## bnn_layer0
module bnn_layer0 (
    input  wire        clk,
    input  wire        reset_n,
    input  wire        i_run,
    output wire        o_idle,
    output wire        o_done,
    output wire [6:0]  addr_input,
    output wire        ce_input,
    input  wire [27:0] q_input,
    output wire [1:0]  addr_weight,
    output wire        ce_weight,
    input  wire [26:0] q_weight,
    output wire [6:0]  addr_output,
    output wire        we_output,
    output wire [25:0] d_output
);
Size in the first run: roughly 9100 cells after synthesis, ~1500 flip-flops, roughly 80000 µm² of cells after synthesis.
==> flow/config.mk <==
export PLATFORM = sky130hd
export DESIGN_NAME = bnn_layer0
export DESIGN_NICKNAME = bnn_layer0
export VERILOG_FILES = /design/flow/design.v
export SDC_FILE = /design/flow/constraint.sdc
export NUM_CORES = 4
export LEC_CHECK = 0
export ABC_AREA = 1
export CAP_MARGIN = 30
export CELL_PAD_IN_SITES_GLOBAL_PLACEMENT = 0
export CORE_ASPECT_RATIO = 1.67
export CORE_MARGIN = 2
export CORE_UTILIZATION = 52
export CTS_CLUSTER_DIAMETER = 130
export MAX_ROUTING_LAYER = met5
export MIN_ROUTING_LAYER = met1
export PLACE_DENSITY_LB_ADDON = 0.28
export SLEW_MARGIN = 20
==> flow/constraint.sdc <==
create_clock -name core_clock -period 7.78 [get_ports {clk}]
set_input_delay 1.5560 -clock core_clock [delete_from_list [all_inputs] [get_ports {clk}]]
set_output_delay 1.5560 -clock core_clock [all_outputs]
set_load 0.01 [all_outputs]
run.sh (not shown) runs the stock make flow with config.mk's settings and CLKGATE_MAP_FILE=.
Rerun with:
- ABC_AREA: 1 -> not set
- CAP_MARGIN: 30 -> 20
- CELL_PAD_IN_SITES_GLOBAL_PLACEMENT: 0 -> not set
- CORE_ASPECT_RATIO: 1.67 -> not set
- CORE_UTILIZATION: 52 -> 40
- CTS_CLUSTER_DIAMETER: 130 -> not set
- MAX_ROUTING_LAYER: met5 -> not set
- MIN_ROUTING_LAYER: met1 -> not set
- PLACE_DENSITY: not set -> 0.6
- PLACE_DENSITY_LB_ADDON: 0.28 -> not set
- clock period: 7.78 -> 6.0 ns (I/O delays scaled with it)
Result: Clock-buffer cell count is higher by 71. Worst setup slack gets worse by 2.0 ns. First-iteration DRC count is lower by 57%. Sequential power is higher by 7.4%.
Rerun with:
- CORE_UTILIZATION: 40 -> 72
- SETUP_SLACK_MARGIN: not set -> 0.62
- clock period: 6.0 -> 5.65 ns (I/O delays scaled with it)
After rerunning: Register-to-register slack degrades by 0.16 ns. Die area goes down by well over a third. Worst hold slack gains 0.011 ns. Synthesized cell count stays the same. Clock-buffer cell count decreases by 18. Wire length is lower by a few percent.

========
bnn_layer0 again, from the RTL that the note above started with.
clock: 4.66 ns
lec_check: 0
cap_margin: 20
core_margin: 2
core_utilization: 72
cts_cluster_diameter: 97
cts_cluster_size: 20
place_density: 0.6
setup_slack_margin: 0.65
slew_margin: 20
The baseline produced a layout that fails on setup timing.
Next try:
- CORE_UTILIZATION: 72 -> 37
- CTS_CLUSTER_DIAMETER: 97 -> unset
- CTS_CLUSTER_SIZE: 20 -> unset
- GPL_TIMING_DRIVEN: unset -> 1
- MIN_ROUTING_LAYER: unset -> met1
- PLACE_DENSITY: 0.6 -> unset
- PLACE_DENSITY_LB_ADDON: unset -> 0.1
- SETUP_SLACK_MARGIN: 0.65 -> unset
- SLEW_MARGIN: 20 -> 35
- TNS_END_PERCENT: unset -> 30
- clock period: 4.66 -> 7.16 ns (I/O delays scaled with it)
What happened: This time the run finished with timing, DRC and antenna clean; clock-buffer cell count increases by 136; total power decreases by 14%; final area increases by 3.9%; sequential cell count stays the same; routed wire length increases by 16%; worst setup slack gets better by 2.3 ns; synthesized cell count is unchanged; via count decreases by 3.0%.

========
Setup of exp/yarrow:
bnn_layer0 again, from the RTL that the note above started with.
clock: 5.16 ns
lec_check: 0
cap_margin: 10
cell_pad_in_sites_global_placement: 3
core_aspect_ratio: 0.55
core_margin: 8
core_utilization: 54
cts_cluster_diameter: 198
cts_cluster_size: 34
gpl_timing_driven: 0
hold_slack_margin: 0.18
min_routing_layer: met2
place_density_lb_addon: 0.15
setup_slack_margin: 0.48
slew_margin: 20
tns_end_percent: 65
exp/yarrow never completed, since it errored out during global routing (5_1_grt).
The inputs of exp/nickel differ from those of exp/yarrow as listed below.
==> flow/config.mk <==
export PLATFORM = sky130hd
export DESIGN_NAME = bnn_layer0
export DESIGN_NICKNAME = bnn_layer0
export VERILOG_FILES = /design/flow/design.v
export SDC_FILE = /design/flow/constraint.sdc
export NUM_CORES = 4
export LEC_CHECK = 0
export CAP_MARGIN = 35
export CORE_MARGIN = 2
export CORE_UTILIZATION = 72
export CTS_CLUSTER_DIAMETER = 97
export CTS_CLUSTER_SIZE = 20
export PLACE_DENSITY = 0.64
export SETUP_SLACK_MARGIN = -0.39
export SLEW_MARGIN = 5
==> flow/constraint.sdc <==
create_clock -name core_clock -period 4.34 [get_ports {clk}]
set_input_delay 0.8680 -clock core_clock [delete_from_list [all_inputs] [get_ports {clk}]]
set_output_delay 0.8680 -clock core_clock [all_outputs]
set_load 0.01 [all_outputs]
Notes after the runs:
In exp/nickel the implementation ran to completion but is not tape-out ready, as the final checks report setup timing.
Delta (exp/nickel minus exp/yarrow): floorplan core density up 18 points, number of buffers inserted by hold repair at cts down 1, buffers inserted during post-CTS setup optimization lower, gate count of the mapped netlist held.
Taking exp/yarrow as the reference, in exp/nickel die area now sits lower; die width now sits lower.
As far as share of flip-flops with an asynchronous set or reset goes, exp/yarrow and exp/nickel are indistinguishable; the numbers are identical.
Here is what was changed in the inputs of exp/ember compared with exp/nickel.
==> flow/config.mk <==
export PLATFORM = sky130hd
export DESIGN_NAME = bnn_layer0
export DESIGN_NICKNAME = bnn_layer0
export VERILOG_FILES = /design/flow/design.v
export SDC_FILE = /design/flow/constraint.sdc
export NUM_CORES = 4
export LEC_CHECK = 0
export ABC_AREA = 1
export CAP_MARGIN = 15
export CORE_MARGIN = 2
export CORE_UTILIZATION = 72
export CTS_CLUSTER_DIAMETER = 372
export CTS_CLUSTER_SIZE = 10
export HOLD_SLACK_MARGIN = -0.08
export PLACE_DENSITY = 0.6
export SLEW_MARGIN = 20
==> flow/constraint.sdc <==
create_clock -name core_clock -period 2.63 [get_ports {clk}]
set_input_delay 0.5260 -clock core_clock [delete_from_list [all_inputs] [get_ports {clk}]]
set_output_delay 0.5260 -clock core_clock [all_outputs]
set_load 0.01 [all_outputs]
[summary]
No crash in exp/ember: every stage finished, but the layout fails its final checks due to setup timing.
The power in exp/nickel is 0.20 times that in exp/ember.
Relative to exp/nickel, the cts-stage hold buffer count of exp/ember is higher by 1.
exp/ember against exp/nickel; number of setup buffers added after CTS is down by more than a quarter.
On exp/ember: placer congestion estimate is 0.13 higher than what exp/nickel gave.
Looking at largest family of logic cells by area, the adder cells result is from exp/nickel; the simple AND/OR/NAND/NOR gates one comes from exp/ember.
Power is estimated from default activity; no workload was simulated.
